// AXIS_FIR_v1_0
module AXIS_FIR_v1_0 # 
    (
        parameter integer C_S_AXIS_TDATA_WIDTH	= 16,
        parameter integer C_M_AXIS_TDATA_WIDTH	= 32,
        parameter integer C_M_AXIS_START_COUNT	= 32
    )
    (
        input wire [3:0] s_axis_tkeep,
        output wire [3:0] m_axis_tkeep,
        input wire  s_axis_aclk,
        input wire  s_axis_aresetn,
        output wire  s_axis_tready,
        input wire [C_S_AXIS_TDATA_WIDTH-1 : 0] s_axis_tdata,
        input wire [(C_S_AXIS_TDATA_WIDTH/8)-1 : 0] s_axis_tstrb,
        input wire  s_axis_tlast,
        input wire  s_axis_tvalid,
        input wire  m_axis_aclk,
        input wire  m_axis_aresetn,
        output wire  m_axis_tvalid,
        output wire [C_M_AXIS_TDATA_WIDTH-1 : 0] m_axis_tdata,
        output wire [(C_M_AXIS_TDATA_WIDTH/8)-1 : 0] m_axis_tstrb,
        output wire  m_axis_tlast,
        input wire  m_axis_tready
    );
Size: ~7400 cells after synthesis, about 720 flip-flops, about 81000 sq um of cells after synthesis.
Settings: LEC_CHECK=0, CAP_MARGIN=15, CORE_MARGIN=2, CORE_UTILIZATION=72, CTS_CLUSTER_DIAMETER=354, HOLD_SLACK_MARGIN=-0.08, PLACE_DENSITY=0.64, SETUP_SLACK_MARGIN=-0.3, SLEW_MARGIN=5; clock period 5.21 ns.
run.sh (not shown) runs the stock make flow with config.mk's settings and CLKGATE_MAP_FILE=.
The baseline produced a layout that fails on setup timing.
Then changed:
Settings changed: CAP_MARGIN 15 to 20, CTS_CLUSTER_DIAMETER 354 to default, HOLD_SLACK_MARGIN -0.08 to default, PLACE_DENSITY 0.64 to default, SETUP_SLACK_MARGIN -0.3 to default, SLEW_MARGIN 5 to 20.
The changed run finished but fails on setup timing.
Routed wire length went up by roughly a tenth.
Sequential cell count is unchanged.
Non-clock buffer count rose by 104.
Fmax drops by a few percent.
Worst setup slack got worse by 0.45 ns.
Global-route usage came out higher by 1.6 points.
Count of clock-buffer cells in the layout stays the same.
Then changed:
Settings changed: PLACE_DENSITY_LB_ADDON from default to 0.0, SETUP_SLACK_MARGIN from default to 0.45.
Clock period 5.21 ns to 5.13 ns, I/O delays scaled along.
The new run produced a layout that fails on setup timing.
Hold slack improves by 0.0033 ns.
Critical path depth goes up by 1.
Worst setup slack degrades by 0.044 ns.
Wire length goes up by 8.3%.
Register-to-register slack degrades by 0.04 ns.
Non-clock buffer count goes up by 148.

* * *

Setup of lane 1:
Starting RTL as in the previous note.
Design AXIS_FIR_v1_0, start of the top module:
module AXIS_FIR_v1_0 # 
    (
        parameter integer C_S_AXIS_TDATA_WIDTH	= 16,
        parameter integer C_M_AXIS_TDATA_WIDTH	= 32,
        parameter integer C_M_AXIS_START_COUNT	= 32
    )
    (
        input wire [3:0] s_axis_tkeep,
        output wire [3:0] m_axis_tkeep,
        input wire  s_axis_aclk,
        input wire  s_axis_aresetn,
        output wire  s_axis_tready,
        input wire [C_S_AXIS_TDATA_WIDTH-1 : 0] s_axis_tdata,
        input wire [(C_S_AXIS_TDATA_WIDTH/8)-1 : 0] s_axis_tstrb,
        input wire  s_axis_tlast,
        input wire  s_axis_tvalid,
        input wire  m_axis_aclk,
        input wire  m_axis_aresetn,
        output wire  m_axis_tvalid,
        output wire [C_M_AXIS_TDATA_WIDTH-1 : 0] m_axis_tdata,
        output wire [(C_M_AXIS_TDATA_WIDTH/8)-1 : 0] m_axis_tstrb,
        output wire  m_axis_tlast,
        input wire  m_axis_tready
    );
    wire [C_S_AXIS_TDATA_WIDTH-1 : 0] fir_data_in;
    wire [C_M_AXIS_TDATA_WIDTH-1 : 0] fir_data_out;
    wire enable_fir;
    AXIS_FIR_v1_0_S_AXIS # ( 
        .C_S_AXIS_TDATA_WIDTH(C_S_AXIS_TDATA_WIDTH)
    ) AXIS_FIR_v1_0_S_AXIS_inst (
        .s_axis_tkeep(s_axis_tkeep),
        .enable_fir(enable_fir),
        .fir_data_in(fir_data_in),
        .S_AXIS_ACLK(s_axis_aclk),
        .S_AXIS_ARESETN(s_axis_aresetn),
        .S_AXIS_TREADY(s_axis_tready),
        .S_AXIS_TDATA(s_axis_tdata),
        .S_AXIS_TSTRB(s_axis_tstrb),
        .S_AXIS_TLAST(s_axis_tlast),
        .S_AXIS_TVALID(s_axis_tvalid)
    );
    AXIS_FIR_v1_0_M_AXIS # ( 
        .C_M_AXIS_TDATA_WIDTH(C_M_AXIS_TDATA_WIDTH),
        .C_M_START_COUNT(C_M_AXIS_START_COUNT)
    ) AXIS_FIR_v1_0_M_AXIS_inst (
        .m_axis_tkeep(m_axis_tkeep),
        .enable_fir(enable_fir),
        .fir_data_out(fir_data_out),
        .M_AXIS_ACLK(s_axis_aclk),
        .M_AXIS_ARESETN(s_axis_aresetn),
        .M_AXIS_TVALID(m_axis_tvalid),
        .M_AXIS_TDATA(m_axis_tdata),
        .M_AXIS_TSTRB(m_axis_tstrb),
        .M_AXIS_TLAST(m_axis_tlast),
        .M_AXIS_TREADY(m_axis_tready)
    );
    FIR LPF_FIR_inst (
        .clk(s_axis_aclk),
  ...
make LEC_CHECK=0 ABC_AREA=1 CAP_MARGIN=20 CORE_MARGIN=2 CORE_UTILIZATION=72 MAX_ROUTING_LAYER=met4 PLACE_DENSITY_LB_ADDON=0.02 SETUP_SLACK_MARGIN=1.61 SLEW_MARGIN=20 finish   # period 5.49 ns
Although lane 1 finished all stages, its layout failed final checks on negative setup slack.
The inputs of lane 2 differ from those of lane 1 as listed below.
Settings: SETUP_SLACK_MARGIN: 1.61 -> unset; MAX_ROUTING_LAYER: met4 -> unset.
### Flow results
- Completing all stages was not enough for lane 2: its layout failed the final checks because of negative setup slack.
- Lane 2 packs its core more loosely than lane 1.
- [compare] base=lane 1 new=lane 2: share of the clock period used by the worst path has decreased, sequential portion of the cell area increased by 0.84 points relative to the old numbers.
- On final standard cell area without fillers, lane 2 does better than lane 1.
- Diff lane 1 -> lane 2 | layout net count | down slightly
- Taking lane 1 as the reference, in lane 2 clock skew went down by 48 ps, final weighted congestion in routability-driven placement fell 0.036, non-clock buffer count fell by 29%, overall via count from detail_route fell by about 6%.
- In lane 2 the setup slack turned out 830 ps higher than in lane 1.
Modified inputs, lane 3 compared to lane 2
Settings: removing PLACE_DENSITY_LB_ADDON (formerly 0.02); removing ABC_AREA (formerly 1); setting PLACE_DENSITY to 0.43 for the first time; changing the clock period (ns, I/O delays scaled along) from 5.49 to 5.13.
- Finished, but not clean: lane 3, with negative setup slack.
- On lane 3: fraction of area in registers is 0.29 points lower than what lane 2 gave.
- Of the two values seen for endpoint of the worst setup timing path, LPF_FIR_inst.acc5[30] was produced by lane 2 and LPF_FIR_inst.acc6[30] by lane 3.
- Relative to lane 2, proportion of final cell area spent on non-clock buffers increased by 5.3 points in lane 3.
- Relative to lane 2, clock-buffer cell count has gone up in lane 3.
- As far as cts-stage hold buffer count goes, lane 2 and lane 3 are indistinguishable; the numbers are identical.
- The chip area estimate from yosys synthesis in lane 3 is 0.924 times that in lane 2.
- Compared with lane 2, count of unique library cells instantiated by Yosys in lane 3 increased by more than half.
- Lane 3 vs lane 2 — non-clock buffer total of the final layout climbed by more than 100%
Modified inputs, lane 4 compared to lane 3
Settings: CTS_CLUSTER_SIZE now 95, previously not set; SETUP_SLACK_MARGIN now 1.43, previously not set.
==> results <==
- No crash in lane 4: every stage finished, but the layout fails its final checks due to negative setup slack.
- Between lane 3 and lane 4, the flow reports maximum number of pins on one net before global-route repair decreasing slightly.
- Clock buffer and inverter area fraction after layout of lane 3 is on par with lane 4.
- Core utilization: lane 4 higher than lane 3
- Compared with lane 3, lane 4 shows met1 layer wirelength in the final routing that has gone up by a few percent.
- Aggregate global-route resource usage was lower in lane 3 than in lane 4.
- Sort lane 4 and lane 3 by growth of design area from synthesis to finish, ascending, and lane 3 comes first.
- On design area: lane 4 sits above lane 3.
- | final critical-path share of the clock period | lane 4 vs lane 3 | 0.44 points lower |
## Diff of input files: lane 5 against lane 4
Settings: clearing PLACE_DENSITY, which used to be 0.43; clearing SETUP_SLACK_MARGIN, which used to be 1.43; swapping 72 for 62 in CORE_UTILIZATION; clearing CTS_CLUSTER_SIZE, which used to be 95; swapping 5.13 for 5.82 in the clock period (ns, I/O delays scaled along).
Compared lane 4 against lane 5; clock-pin slew reported for the worst setup and hold paths after clock tree synthesis within noise. Lane 5 vs lane 4: number of cells after detailed placement down. Lane 5: highest net fanout along the worst path lower than lane 4. Achievable clock frequency of lane 5 exceeds that of lane 4 by a few percent. Although it ran to completion, lane 5 produced a layout that fails the final checks because of negative setup slack. Lane 4: complete, dirty (negative setup slack). Final standard cell count with taps included and fillers excluded, lane 5 and lane 4: smaller value in lane 5. Diff lane 4 -> lane 5 | arrival time at the worst endpoint | decrease of 250 ps.
